==> flow/design.v (excerpt) <==
module cordic_dds # (
   parameter DW = 16,                
   parameter PIPE_DEPTH = 14,        
   parameter limP = 16'h4dba         
)
( 
   sin_o, cos_o, err_o,
   clk, phase_i
);
   input             clk;
   input [DW-1:0]    phase_i;        
   output [DW:0]     sin_o, cos_o;   
   output [DW:0]     err_o;          
   reg [DW:0] cos_r, sin_o_r;
   reg [DW:0] x[PIPE_DEPTH:0];
   reg [DW:0] y[PIPE_DEPTH:0];
   reg [DW:0] z[PIPE_DEPTH:0];
   reg [1:0] quadrant [PIPE_DEPTH:0];
   wire [DW:0] atan_rom[PIPE_DEPTH:0];
   assign atan_rom[0] = 8189;
   assign atan_rom[1] = 4834;
   assign atan_rom[2] = 2554;
   assign atan_rom[3] = 1296;
   assign atan_rom[4] = 650;
   assign atan_rom[5] = 325;
   assign atan_rom[6] = 162;
   assign atan_rom[7] = 81;
   assign atan_rom[8] = 40;
   assign atan_rom[9] = 20;
   assign atan_rom[10] = 10;
   assign atan_rom[11] = 5;
   assign atan_rom[12] = 2;
   assign atan_rom[13] = 1;
   assign atan_rom[14] = 0;
   always @ (posedge clk) begin  
      x[0] <= {1'b0, limP};
      y[0] <= 0;
      z[0] <= {3'b0, phase_i[DW-1-2:0]};  
   end
   always @ (posedge clk) begin  
      x[1] <= x[0] - y[0];
      y[1] <= x[0] + y[0];
      z[1] <= z[0] - atan_rom[0];  
   end
   generate
      genvar k;
      for(k=1; k<PIPE_DEPTH; k=k+1) begin
         always @ (posedge clk) begin
            if (z[k][DW]) begin  
               x[k+1] <= x[k] + {{k{y[k][DW]}},y[k][DW:k]};  
               y[k+1] <= y[k] - {{k{x[k][DW]}},x[k][DW:k]};  
               z[k+1] <= z[k] + atan_rom[k];
            end else begin
               x[k+1] <= x[k] - {{k{y[k][DW]}},y[k][DW:k]};
               y[k+1] <= y[k] + {{k{x[k][DW]}},x[k][DW:k]};
               z[k+1] <= z[k] - atan_rom[k];
            end
         end
      end
   endgenerate
  ...
==> flow/config.mk <==
export PLATFORM = sky130hd
export DESIGN_NAME = cordic_dds
export DESIGN_NICKNAME = cordic_dds
export VERILOG_FILES = /design/flow/design.v
export SDC_FILE = /design/flow/constraint.sdc
export NUM_CORES = 4
export LEC_CHECK = 0
export ABC_AREA = 1
export CAP_MARGIN = 20
export CORE_MARGIN = 2
export CORE_UTILIZATION = 72
export CTS_CLUSTER_DIAMETER = 232
export CTS_CLUSTER_SIZE = 14
export GPL_ROUTABILITY_DRIVEN = 1
export GPL_TIMING_DRIVEN = 1
export PLACE_DENSITY_LB_ADDON = 0.26
export SETUP_SLACK_MARGIN = 0.66
export SLEW_MARGIN = 20
export TNS_END_PERCENT = 65
==> flow/constraint.sdc <==
create_clock -name core_clock -period 2.22 [get_ports {clk}]
set_input_delay 0.4440 -clock core_clock [delete_from_list [all_inputs] [get_ports {clk}]]
set_output_delay 0.4440 -clock core_clock [all_outputs]
set_load 0.01 [all_outputs]
run.sh (not shown) runs the stock make flow with config.mk's settings and CLKGATE_MAP_FILE=.
The first run never finished: it broke off in global routing with DPL-0038.
==> next run, changes <==
==> flow/config.mk (replaced) <==
export PLATFORM = sky130hd
export DESIGN_NAME = cordic_dds
export DESIGN_NICKNAME = cordic_dds
export VERILOG_FILES = /design/flow/design.v
export SDC_FILE = /design/flow/constraint.sdc
export NUM_CORES = 4
export LEC_CHECK = 0
export CAP_MARGIN = 20
export CORE_MARGIN = 2
export CORE_UTILIZATION = 72
export CTS_CLUSTER_SIZE = 34
export SLEW_MARGIN = 20
==> flow/constraint.sdc (replaced) <==
create_clock -name core_clock -period 3.09 [get_ports {clk}]
set_input_delay 0.6180 -clock core_clock [delete_from_list [all_inputs] [get_ports {clk}]]
set_output_delay 0.6180 -clock core_clock [all_outputs]
set_load 0.01 [all_outputs]
Outcome:
- The new run reached the layout checks and failed them: setup timing
- die size came out lower by about 15%
- synthesized cell count drops by 35%
- synthesized area went down by 15%


Setup of build 47:
cordic_dds again, from the RTL that the note above started with.
export LEC_CHECK = 0
export CAP_MARGIN = 20
export CELL_PAD_IN_SITES_DETAIL_PLACEMENT = 0
export CELL_PAD_IN_SITES_GLOBAL_PLACEMENT = 3
export CORE_ASPECT_RATIO = 1.25
export CORE_MARGIN = 9
export CORE_UTILIZATION = 40
export CTS_CLUSTER_SIZE = 55
export GPL_TIMING_DRIVEN = 1
export MIN_ROUTING_LAYER = met2
export SLEW_MARGIN = 20
export TNS_END_PERCENT = 5
create_clock -name core_clock -period 4.98 [get_ports {clk}]
Build 47: done, clean on timing, DRC and antenna
What build 67 does differently from build 47 at the input level:
- changing CORE_UTILIZATION from 40 to 62
- changing CORE_MARGIN from 9 to 2
- removing CELL_PAD_IN_SITES_DETAIL_PLACEMENT (formerly 0)
- removing CORE_ASPECT_RATIO (formerly 1.25)
- removing GPL_TIMING_DRIVEN (formerly 1)
- removing CTS_CLUSTER_SIZE (formerly 55)
- removing CELL_PAD_IN_SITES_GLOBAL_PLACEMENT (formerly 3)
- removing MIN_ROUTING_LAYER (formerly met2)
- removing TNS_END_PERCENT (formerly 5)
- changing the clock period (ns, I/O delays scaled along) from 4.98 to 4.0
### Flow results
- Build 47: no failed stages, no open violations at the end
- Build 67: no failed stages, no open violations at the end
- Going from build 47 to build 67, number of cells on the worst reg-to-reg path now smaller, detail-routed via count per cell now smaller.
- Run comparison: build 47 launching instance or port of the critical path x[4][4]; build 67 launching instance or port of the critical path y[4][4]
- First-iteration DRC count in build 67 vs build 47: down 4086
- Fill cell total of the finished layout went down by more than a quarter going from build 47 to build 67.
- Summary of build 67 over build 47: number of buffers created by CTS saw a decrease, design area saw a decrease, area overhead of the layout relative to synthesis saw a decrease.
- Slack of the critical path is higher on build 47
- Compare build 67 and build 47 | final cell count lower: build 67
> inputs changed (build 67 -> build 76)
- CORE_UTILIZATION changed from 62 to 40
- the clock period (ns, I/O delays scaled along) changed from 4.0 to 2.67
Findings:
Build 76 completed end to end; final checks failed (setup timing).
Compared with build 67, build 76 shows a higher number of buffers outside the clock class in the layout.
Build 76: clock skew is 0.0038 ns higher than what build 67 reported.
The core of build 76 is less densely filled than that of build 67.
Build 76 ended up with a lower final hold slack than build 67 did.
Between build 67 and build 76, largest net degree at the start of global routing is higher for build 67, build 76 comes in under that.
Modified inputs, build 8 compared to build 76
- CTS_CLUSTER_DIAMETER: unset -> 256
- CORE_UTILIZATION: 40 -> 71
- CTS_CLUSTER_SIZE: unset -> 22
- SETUP_SLACK_MARGIN: unset -> 0.68
- CAP_MARGIN: 20 -> 10
- ABC_AREA: unset -> 1
- the clock period (ns, I/O delays scaled along): 2.67 -> 2.69
[summary]
Build 8 did not make it past global routing (5_1_grt), where a tool error ended it.
Number of nets in the synthesized netlist, build 8 and build 76: lower on build 76
Going from build 76 to build 8, area of the core down about 34%; chip area from the yosys synthesis statistics up 17%; post-CTS resize count up 821.
Build 8 vs build 76, mux cell area share after synthesis went down by 1.1 points.


Starting RTL as in the previous note.
clock: 5.0 ns
lec_check: 0
abc_area: 0
cap_margin: 20
cell_pad_in_sites_global_placement: 3
core_aspect_ratio: 1.11
core_margin: 8
core_utilization: 39
cts_cluster_diameter: 131
gpl_timing_driven: 0
max_routing_layer: met4
setup_slack_margin: 0.58
slew_margin: 20
tns_end_percent: 75
Edit:
- ABC_AREA: 0 -> 1
- CELL_PAD_IN_SITES_GLOBAL_PLACEMENT: 3 -> default
- CORE_ASPECT_RATIO: 1.11 -> default
- CORE_MARGIN: 8 -> 2
- CORE_UTILIZATION: 39 -> 72
- CTS_CLUSTER_DIAMETER: 131 -> default
- CTS_CLUSTER_SIZE: default -> 37
- GPL_TIMING_DRIVEN: 0 -> default
- MAX_ROUTING_LAYER: met4 -> default
- PLACE_DENSITY_LB_ADDON: default -> 0.04
- SETUP_SLACK_MARGIN: 0.58 -> 0.65
- TNS_END_PERCENT: 75 -> default
- clock period: 5.0 -> 2.23 ns (I/O delays scaled with it)
This time the run never finished: it broke off in 5_1_grt.
Synthesized cell count went up by about 54%.
Area after synthesis went up by 17%.
Die area went down by about 40%.
Edit:
- ABC_AREA: 1 -> default
- CORE_UTILIZATION: 72 -> 61
- CTS_CLUSTER_SIZE: 37 -> default
- PLACE_DENSITY_LB_ADDON: 0.04 -> default
- SETUP_SLACK_MARGIN: 0.65 -> 0.98
- clock period: 2.23 -> 3.69 ns (I/O delays scaled with it)
After rerunning: The new run ran to the end with no violations; area after synthesis went down by 15%; die area rises by 0.60%; synthesized cell count shrinks by 35%.
Edit:
- ABC_AREA: default -> 1
- CAP_MARGIN: 20 -> 10
- CORE_UTILIZATION: 61 -> 72
- CTS_CLUSTER_DIAMETER: default -> 364
- CTS_CLUSTER_SIZE: default -> 37
- SETUP_SLACK_MARGIN: 0.98 -> default
- clock period: 3.69 -> 2.26 ns (I/O delays scaled with it)
The changed run failed in 5_1_grt on GRT-0232. Die area falls slightly. Synthesized area rises by about a fifth. Synthesized cell count rises by well over a third.


Starting RTL as in the previous note.
// cordic_dds
module cordic_dds # (
   parameter DW = 16,                
   parameter PIPE_DEPTH = 14,        
   parameter limP = 16'h4dba         
)
( 
   sin_o, cos_o, err_o,
   clk, phase_i
);
clock: 3.65 ns
lec_check: 0
cap_margin: 35
cell_pad_in_sites_global_placement: 1
core_aspect_ratio: 1.11
core_margin: 5
core_utilization: 40
gpl_routability_driven: 0
hold_slack_margin: 0.22
max_routing_layer: met4
min_routing_layer: met2
place_density_lb_addon: 0.21
setup_slack_margin: 0.53
slew_margin: 30
The baseline completed, yet does not pass: DRC.
Change:
- ABC_AREA: default -> 1
- CAP_MARGIN: 35 -> 20
- CELL_PAD_IN_SITES_GLOBAL_PLACEMENT: 1 -> default
- CORE_ASPECT_RATIO: 1.11 -> default
- CORE_MARGIN: 5 -> 2
- CORE_UTILIZATION: 40 -> 72
- CTS_CLUSTER_SIZE: default -> 37
- GPL_ROUTABILITY_DRIVEN: 0 -> default
- HOLD_SLACK_MARGIN: 0.22 -> default
- MAX_ROUTING_LAYER: met4 -> default
- MIN_ROUTING_LAYER: met2 -> default
- PLACE_DENSITY_LB_ADDON: 0.21 -> default
- SETUP_SLACK_MARGIN: 0.53 -> default
- SLEW_MARGIN: 30 -> 20
- clock period: 3.65 -> 2.74 ns (I/O delays scaled with it)
What happened:
- The changed run finished clean
- design area climbs by a little under a tenth
- sequential cell count is unchanged
- via count goes up by a few percent
- clock-buffer cell count falls by 19
- synthesized area rises by about a fifth
- die area shrinks by well over a third
- fmax is higher by a quarter to a third
Change:
- ABC_AREA: 1 -> default
- CORE_MARGIN: 2 -> 5
- CORE_UTILIZATION: 72 -> 40
- CTS_CLUSTER_SIZE: 37 -> default
- MAX_ROUTING_LAYER: default -> met4
- MIN_ROUTING_LAYER: default -> met2
- clock period: 2.74 -> 5.0 ns (I/O delays scaled with it)
Effect: The changed run finished clean; sequential cell count does not change; routed wire length falls by about 26%; via count came out lower by about 4%; register-to-register slack gains 1.1 ns; global-route usage shrinks by 9.7 points; hold slack loses 0.013 ns.
Change:
- ABC_AREA: default -> 1
- CELL_PAD_IN_SITES_GLOBAL_PLACEMENT: default -> 1
- CORE_MARGIN: 5 -> 2
- MAX_ROUTING_LAYER: met4 -> default
- MIN_ROUTING_LAYER: met2 -> default
=> Area after synthesis came out higher by 17%. Via count fell by 3.3%.
